// pit
module pit(
	input               clk,
	input               rst_n,
	output              irq,
	input       [2:0]   io_address,
	input               io_read,
	output reg  [7:0]   io_readdata,
	input               io_write,
	input       [7:0]   io_writedata,
	output              speaker_out,
	input      [27:0]   clock_rate
);
Size in the first run: about 320 flip-flops, roughly 53 I/O pins, about 18000 um^2 of cells after synthesis.
Settings: LEC_CHECK=0, ABC_AREA=1, CAP_MARGIN=0, CORE_MARGIN=2, CORE_UTILIZATION=72, CTS_CLUSTER_DIAMETER=119, PLACE_DENSITY=0.66, SETUP_SLACK_MARGIN=-0.46, SLEW_MARGIN=20; clock period 5.58 ns.
run.sh (not shown) runs the stock make flow with config.mk's settings and CLKGATE_MAP_FILE=.
Next try:
- ABC_AREA: 1 -> not set
- CAP_MARGIN: 0 -> 15
- CTS_CLUSTER_DIAMETER: 119 -> not set
- PLACE_DENSITY: 0.66 -> 0.67
- SETUP_SLACK_MARGIN: -0.46 -> -0.61
- clock period: 5.58 -> 7.88 ns (I/O delays scaled with it)
After rerunning:
- The new run ran to the end with no violations
- sequential share of layout area is higher by 0.47 points
- total power is lower by 32%
- synthesized cell count is lower by 13%
- synthesized area is lower by 0.42%
Next try:
- ABC_AREA: not set -> 1
- CAP_MARGIN: 15 -> 20
- CTS_CLUSTER_SIZE: not set -> 97
- PLACE_DENSITY: 0.67 -> 0.4
- SETUP_SLACK_MARGIN: -0.61 -> not set
- clock period: 7.88 -> 3.04 ns (I/O delays scaled with it)
What happened: With this change the flow finished but fails on negative setup slack. Non-clock buffer count rises by 156. Total power rose to 3.6 times its value. Clock power came out higher to 2.9 times its value. Setup slack degrades by 4.2 ns. Fmax grows by about a fifth. Combinational power went up to 5.6 times its value. Routed wire length rises by well over a third. Sequential share of layout area drops by 3.6 points. Design area rises by roughly a tenth. Via count rose by a quarter to a third. Global-route usage rose by 8.9 points.
Next try:
- ABC_AREA: 1 -> not set
- CTS_CLUSTER_DIAMETER: not set -> 32
- CTS_CLUSTER_SIZE: 97 -> not set
- PLACE_DENSITY: 0.4 -> not set
- SETUP_SLACK_MARGIN: not set -> 1.11
- clock period: 3.04 -> 4.52 ns (I/O delays scaled with it)
Effect: This time the run finished with timing, DRC and antenna clean. Worst setup slack gains 1.6 ns. Synthesized area is lower by 0.42%. Sequential power is lower by 31%. Fmax is higher by 2.4%.

* * *

Starting RTL as in the previous note.
clock: 3.85 ns
lec_check: 0
abc_area: 1
cap_margin: 20
core_margin: 2
core_utilization: 72
cts_cluster_diameter: 364
cts_cluster_size: 14
place_density_lb_addon: 0.1
setup_slack_margin: 1.11
slew_margin: 20
The first run went through all stages and came out clean.
Change:
==> flow/config.mk (replaced) <==
export PLATFORM = sky130hd
export DESIGN_NAME = pit
export DESIGN_NICKNAME = pit
export VERILOG_FILES = /design/flow/design.v
export SDC_FILE = /design/flow/constraint.sdc
export NUM_CORES = 4
export LEC_CHECK = 0
export CAP_MARGIN = 20
export CORE_MARGIN = 2
export CORE_UTILIZATION = 51
export SLEW_MARGIN = 20
==> flow/constraint.sdc (replaced) <==
create_clock -name core_clock -period 6.05 [get_ports {clk}]
set_input_delay 1.2100 -clock core_clock [delete_from_list [all_inputs] [get_ports {clk}]]
set_output_delay 1.2100 -clock core_clock [all_outputs]
set_load 0.01 [all_outputs]
Effect:
- register-to-register slack gets better by 0.83 ns
- global-route usage shrinks by 13 points
- flip-flop count stays the same
- core utilization falls by 27 points
- power falls by about 40%
- via count decreases by about 17%
- final area shrinks by 4.6%
- worst hold slack hardly moves
- wire length falls by 14%
- cell count drops by 10%
- clock skew is lower by 0.0059 ns
Change:
--- a/flow/config.mk
+++ b/flow/config.mk
@@ -8,4 +8,5 @@
 export CAP_MARGIN = 20
+export CELL_PAD_IN_SITES_DETAIL_PLACEMENT = 2
 export CORE_MARGIN = 2
-export CORE_UTILIZATION = 51
+export CORE_UTILIZATION = 40
 export SLEW_MARGIN = 20
==> flow/constraint.sdc (replaced) <==
create_clock -name core_clock -period 3.56 [get_ports {clk}]
set_input_delay 0.7120 -clock core_clock [delete_from_list [all_inputs] [get_ports {clk}]]
set_output_delay 0.7120 -clock core_clock [all_outputs]
set_load 0.01 [all_outputs]
=> With this change the flow completed and failed the layout checks on max-capacitance violations, max-slew violations, negative setup slack; wire length is higher to 2.5 times its value; via count is higher by 40%; final cell count is higher by 11%; setup slack gets worse by 2.2 ns; design area is higher by 12%; die size is higher by 27%.

* * *

== red ==
Starting RTL as in the previous note.
make LEC_CHECK=0 ABC_AREA=1 CAP_MARGIN=20 CORE_ASPECT_RATIO=0.51 CORE_MARGIN=2 CORE_UTILIZATION=40 CTS_CLUSTER_SIZE=86 HOLD_SLACK_MARGIN=0.17 MIN_ROUTING_LAYER=met1 SLEW_MARGIN=20 TNS_END_PERCENT=5 finish   # period 5.68 ns
The following lists how blue was set up differently from red:
diff --git a/flow/config.mk b/flow/config.mk
--- a/flow/config.mk
+++ b/flow/config.mk
@@ -8 +7,0 @@
-export ABC_AREA = 1
@@ -10 +8,0 @@
-export CORE_ASPECT_RATIO = 0.51
@@ -13,3 +10,0 @@
-export CTS_CLUSTER_SIZE = 86
-export HOLD_SLACK_MARGIN = 0.17
-export MIN_ROUTING_LAYER = met1
@@ -17 +11,0 @@
-export TNS_END_PERCENT = 5
==> flow/constraint.sdc <==
create_clock -name core_clock -period 5.47 [get_ports {clk}]
set_input_delay 1.0940 -clock core_clock [delete_from_list [all_inputs] [get_ports {clk}]]
set_output_delay 1.0940 -clock core_clock [all_outputs]
set_load 0.01 [all_outputs]
[summary]
Relative to red, number of inserted diodes has increased by 1 in blue.
Delta (blue minus red): filler-free cell count of the finished design decreased 372; placement-stage worst setup slack lost 0.14 ns; synthesized area shows a reduction of 74 µm².
Relative to blue, the following input files were edited for green:
diff --git a/flow/config.mk b/flow/config.mk
--- a/flow/config.mk
+++ b/flow/config.mk
@@ -10,0 +11 @@
+export SETUP_SLACK_MARGIN = 0.68
- Compared with blue, in green power ~0 delta; area of the multi-input gates ~0 delta; worst setup slack +0.27 ns; number of vias in the routed layout ~0 delta; met2 track demand over resource ~0 delta.
- green completed every stage of the flow, and the final layout passed the timing, design-rule and antenna checks.
- Compared with blue, green shows a achievable frequency that is 13 MHz higher.
- Diff blue -> green: number of setup violations in the final report neither gained nor lost much, area of all placed cells without fillers comparable, core occupancy in the finished layout was more or less identical.
Input-level comparison between orange and green:
diff --git a/flow/config.mk b/flow/config.mk
--- a/flow/config.mk
+++ b/flow/config.mk
@@ -10,2 +10 @@
-export CORE_UTILIZATION = 40
-export SETUP_SLACK_MARGIN = 0.68
+export CORE_UTILIZATION = 65
==> flow/constraint.sdc <==
create_clock -name core_clock -period 5.12 [get_ports {clk}]
set_input_delay 1.0240 -clock core_clock [delete_from_list [all_inputs] [get_ports {clk}]]
set_output_delay 1.0240 -clock core_clock [all_outputs]
set_load 0.01 [all_outputs]
From green to orange the numbers moved as follows: total number of placement rows lost 22%, ratio of total power to cell area picked up an extra 9.1%.
Per the comparison of orange with green, multi-input logic portion of the cell area picked up an extra 0.72 points, hold slack neither gained nor lost much.
--- input diff orange..purple ---
diff --git a/flow/config.mk b/flow/config.mk
--- a/flow/config.mk
+++ b/flow/config.mk
@@ -10 +10,2 @@
-export CORE_UTILIZATION = 65
+export CORE_UTILIZATION = 40
+export MIN_ROUTING_LAYER = met2
@@ -11,0 +13 @@
+export TNS_END_PERCENT = 5
==> flow/constraint.sdc <==
create_clock -name core_clock -period 10.0 [get_ports {clk}]
set_input_delay 2.0000 -clock core_clock [delete_from_list [all_inputs] [get_ports {clk}]]
set_output_delay 2.0000 -clock core_clock [all_outputs]
set_load 0.01 [all_outputs]
Notes after the runs:
In summary, purple completed successfully, with a layout that passed the timing, design-rule and antenna checks.
purple against orange: total number of vias increased about 37%; part of the power in registers increased 0.3 points; non-clock buffer count decreased about 1.3%.
On pin count of the biggest net entering global routing, the higher figure sits with purple, not orange.
Detailed-routing wirelength on met1 for purple: 20 mm down relative to orange
In purple, the normalized max-slew margin came out 2.0 points below the value in orange.
Transition time at the pin with the least slew margin (purple over orange): increase, 0.033 ns
Summary: with orange as the reference, first-pass GRT wire length in purple moved up by a few percent.

* * *

== run A ==
pit again, from the RTL that the note above started with.
## pit
module pit(
	input               clk,
	input               rst_n,
	output              irq,
	input       [2:0]   io_address,
	input               io_read,
	output reg  [7:0]   io_readdata,
	input               io_write,
	input       [7:0]   io_writedata,
	output              speaker_out,
	input      [27:0]   clock_rate
);
==> flow/config.mk <==
export PLATFORM = sky130hd
export DESIGN_NAME = pit
export DESIGN_NICKNAME = pit
export VERILOG_FILES = /design/flow/design.v
export SDC_FILE = /design/flow/constraint.sdc
export NUM_CORES = 4
export LEC_CHECK = 0
export ABC_AREA = 1
export CAP_MARGIN = 20
export CORE_MARGIN = 2
export CORE_UTILIZATION = 72
export CTS_CLUSTER_DIAMETER = 29
export PLACE_DENSITY = 0.41
export SETUP_SLACK_MARGIN = 0.92
export SLEW_MARGIN = 20
==> flow/constraint.sdc <==
create_clock -name core_clock -period 3.28 [get_ports {clk}]
set_input_delay 0.6560 -clock core_clock [delete_from_list [all_inputs] [get_ports {clk}]]
set_output_delay 0.6560 -clock core_clock [all_outputs]
set_load 0.01 [all_outputs]
Run A is listed as incomplete: the tool reported an error in 5_1_grt and the run ended there.
### run A -> run B
- a change of CORE_UTILIZATION from 72 to 40
- a deleted ABC_AREA that had been 1
- a deleted PLACE_DENSITY that had been 0.41
- a deleted SETUP_SLACK_MARGIN that had been 0.92
- a deleted CTS_CLUSTER_DIAMETER that had been 29
- a change of the clock period (ns, I/O delays scaled along) from 3.28 to 10.0
==> comparison <==
Every stage of the flow completed for run B, and the final layout passed the timing, design-rule and antenna checks.
Run B: area inside the core boundary higher than run A
Between run A and run B, register area share after synthesis increased.
Run B against run A; cell count after synthesis is down by more than 10%.
Between run B and run A, the number of H-tree branching levels is higher for run A.
Run A has a lower die width than run B.
Netlist area before placement: lower on run B
Going from run A to run B, row count rose by 33%, post-synthesis xor/xnor area fraction rose by 0.17 points, simple-gate share of the synthesized area fell by 5.0 points, cell area after placement fell by 2.4%.
The inputs of run C differ from those of run B as listed below.
- putting PLACE_DENSITY at 0.67 where nothing was set
- swapping 40 for 72 in CORE_UTILIZATION
- swapping 10.0 for 9.45 in the clock period (ns, I/O delays scaled along)
--- outcome ---
The layout buffering overhead excluding clock cells in run C was lower than what run B gave.
Looking at sequential share of cell area, run C sits 0.86 points higher than run B does.
The higher wire length of the first global-routing pass came out of run B.
For number of max-cap violations, run C and run B come out practically identical.
Summary: clock skew, run C better than run B
H-tree depth reported by CTS is higher on run B
When the final numbers for run B and run C were put side by side, the first-iteration DRC count turned out to be greater in run C.

* * *

## job 8718
Starting RTL as in the previous note.
## pit
module pit(
	input               clk,
	input               rst_n,
	output              irq,
	input       [2:0]   io_address,
	input               io_read,
	output reg  [7:0]   io_readdata,
	input               io_write,
	input       [7:0]   io_writedata,
	output              speaker_out,
	input      [27:0]   clock_rate
);
reg [27:0] clk_rate;
always @(posedge clk) clk_rate <= clock_rate;
reg ce_system_counter;
reg [27:0] sum;
always @(posedge clk) begin : system_counter
	reg [27:0] sum_next;
	sum_next = sum + 28'd2386362;  
	ce_system_counter <= 1'b0;
	if(rst_n == 1'b0) sum <= 28'd0;
	else if(sum_next >= clk_rate) begin
		sum <= sum_next - clk_rate;
		ce_system_counter <= 1'b1;
	end
	else sum <= sum_next;
end
reg system_clock;
always @(posedge clk) begin
    if(rst_n == 1'b0)           system_clock <= 1'b0;
    else if(ce_system_counter)  system_clock <= ~system_clock;
end
always @(posedge clk) if(io_read) io_readdata <=
    (io_read && io_address == 0) ? counter_0_readdata :
    (io_read && io_address == 1) ? counter_1_readdata :
    (io_read && io_address == 2) ? counter_2_readdata :
    (io_read && io_address[2])   ? { 2'b0, spk_out, counter_1_toggle, 2'b0, speaker_enable, speaker_gate } :
                                     8'd0;  
reg [5:0] counter_1_cnt;
always @(posedge clk) begin
    if(rst_n == 1'b0)                                       counter_1_cnt <= 6'd0;
    else if(ce_system_counter && counter_1_cnt == 6'd35)    counter_1_cnt <= 6'd0;
    else if(ce_system_counter)                              counter_1_cnt <= counter_1_cnt + 6'd1;
end
reg counter_1_toggle;
always @(posedge clk) begin
    if(rst_n == 1'b0)                                       counter_1_toggle <= 1'b0;
    else if(ce_system_counter && counter_1_cnt == 6'd35)    counter_1_toggle <= ~(counter_1_toggle);
end
reg speaker_gate;
always @(posedge clk) begin
    if(rst_n == 1'b0)                  speaker_gate <= 1'b0;
  ...
Settings: LEC_CHECK=0, ABC_AREA=1, CAP_MARGIN=20, CELL_PAD_IN_SITES_DETAIL_PLACEMENT=1, CORE_ASPECT_RATIO=0.63, CORE_MARGIN=5, CORE_UTILIZATION=64, GPL_ROUTABILITY_DRIVEN=1, HOLD_SLACK_MARGIN=0.19, MIN_ROUTING_LAYER=met1, PLACE_DENSITY_LB_ADDON=0.29, SETUP_SLACK_MARGIN=2.04, SLEW_MARGIN=5; clock period 6.96 ns.
As the logs show, job 8718 stopped at detailed placement after a tool error, so it never reached the end of the flow.
Relative to job 8718, the following input files were edited for job 6469:
# job 8718
export LEC_CHECK = 0
export ABC_AREA = 1
export CAP_MARGIN = 20
export CELL_PAD_IN_SITES_DETAIL_PLACEMENT = 1
export CORE_ASPECT_RATIO = 0.63
export CORE_MARGIN = 5
export CORE_UTILIZATION = 64
export GPL_ROUTABILITY_DRIVEN = 1
export HOLD_SLACK_MARGIN = 0.19
export MIN_ROUTING_LAYER = met1
export PLACE_DENSITY_LB_ADDON = 0.29
export SETUP_SLACK_MARGIN = 2.04
export SLEW_MARGIN = 5
create_clock -name core_clock -period 6.96 [get_ports {clk}]
# job 6469
export LEC_CHECK = 0
export ABC_AREA = 0
export CAP_MARGIN = 15
export CELL_PAD_IN_SITES_DETAIL_PLACEMENT = 0
export CORE_ASPECT_RATIO = 0.63
export CORE_MARGIN = 5
export CORE_UTILIZATION = 64
export CTS_CLUSTER_DIAMETER = 359
export GPL_ROUTABILITY_DRIVEN = 0
export MIN_ROUTING_LAYER = met1
export PLACE_DENSITY_LB_ADDON = 0.29
export SETUP_SLACK_MARGIN = 2.04
export SLEW_MARGIN = 5
create_clock -name core_clock -period 6.96 [get_ports {clk}]
Findings:
Having completed the whole flow, job 6469 delivered a layout that passed the timing, design-rule and antenna checks. Compared with job 8718, job 6469 shows a higher sequential-to-total area share from yosys stat. Job 6469 ended with more tally of unique sky130hd cells used after synthesis than job 8718. The die outline area in job 6469 sits about 0.4% below the value recorded for job 8718.
Changes in job 9212 relative to job 6469:
# job 6469
export LEC_CHECK = 0
export ABC_AREA = 0
export CAP_MARGIN = 15
export CELL_PAD_IN_SITES_DETAIL_PLACEMENT = 0
export CORE_ASPECT_RATIO = 0.63
export CORE_MARGIN = 5
export CORE_UTILIZATION = 64
export CTS_CLUSTER_DIAMETER = 359
export GPL_ROUTABILITY_DRIVEN = 0
export MIN_ROUTING_LAYER = met1
export PLACE_DENSITY_LB_ADDON = 0.29
export SETUP_SLACK_MARGIN = 2.04
export SLEW_MARGIN = 5
create_clock -name core_clock -period 6.96 [get_ports {clk}]
# job 9212
export LEC_CHECK = 0
export CAP_MARGIN = 20
export CORE_MARGIN = 2
export CORE_UTILIZATION = 41
export SLEW_MARGIN = 20
create_clock -name core_clock -period 5.47 [get_ports {clk}]
--- outcome ---
- Job 9212 completed end to end with timing, DRC and antenna clean.
- Looking at clock network area share across job 9212 and job 6469, the one that comes out higher is job 9212.
- Total net switching power in job 9212 is 24% above job 6469.
- Comparing job 9212 and job 6469, the higher number of signal-net buffers in the layout is on job 9212.
- Delta (job 9212 minus job 6469): clock network fraction of design power higher, total power of the final layout higher.
- Relative contribution of combinational cells to total power sits lower in job 9212 than in job 6469.
diff inputs: job 9212 => job 8274
# job 9212
export LEC_CHECK = 0
export CAP_MARGIN = 20
export CORE_MARGIN = 2
export CORE_UTILIZATION = 41
export SLEW_MARGIN = 20
create_clock -name core_clock -period 5.47 [get_ports {clk}]
# job 8274
export LEC_CHECK = 0
export ABC_AREA = 1
export CAP_MARGIN = 20
export CORE_MARGIN = 2
export CORE_UTILIZATION = 72
export PLACE_DENSITY = 0.4
export SLEW_MARGIN = 20
create_clock -name core_clock -period 3.62 [get_ports {clk}]
## What came out
[job 8274] flow finished | final checks: failed | reasons: negative setup slack. Job 9212 has a lower basic-gate share of the synthesized area counting and, or, nand and nor cells than job 8274. Job 8274 against job 9212: hold slack -18 ps, cell count listed in synth_stat.txt +about 15%, register-to-register slack -750 ps. Compared to job 9212, job 8274 has worst setup slack after layout 750 ps lower. Job 9212 → job 8274: total track usage up 18 points; cell area after layout up about 2.3%. Delta (job 8274 minus job 9212): clock period minus worst slack decreased 1100 ps, utilization went up.
For job 2985, these inputs were changed with respect to job 8274:
# job 8274
export LEC_CHECK = 0
export ABC_AREA = 1
export CAP_MARGIN = 20
export CORE_MARGIN = 2
export CORE_UTILIZATION = 72
export PLACE_DENSITY = 0.4
export SLEW_MARGIN = 20
create_clock -name core_clock -period 3.62 [get_ports {clk}]
# job 2985
export LEC_CHECK = 0
export CAP_MARGIN = 20
export CORE_MARGIN = 2
export CORE_UTILIZATION = 18
export SLEW_MARGIN = 20
create_clock -name core_clock -period 11.3 [get_ports {clk}]
--- outcome ---
FAIL: job 8274; every other run in job 8274 and job 2985 is clean
Job 8274: all stages done; final checks FAILED (negative setup slack).
Sort job 8274 and job 2985 by clock power desc -> top: job 8274
Re parity-gate share of the synthesized area counting xor and xnor cells: job 8274 was lower than job 2985.
A slowest stage cell on the critical path of sky130_fd_sc_hd__a2111oi_1 is what job 2985 shows, while sky130_fd_sc_hd__ha_1 belongs to job 8274.
~same sequential cell area in the final layout in job 8274 and job 2985
Power and IR drop assume default switching activity.
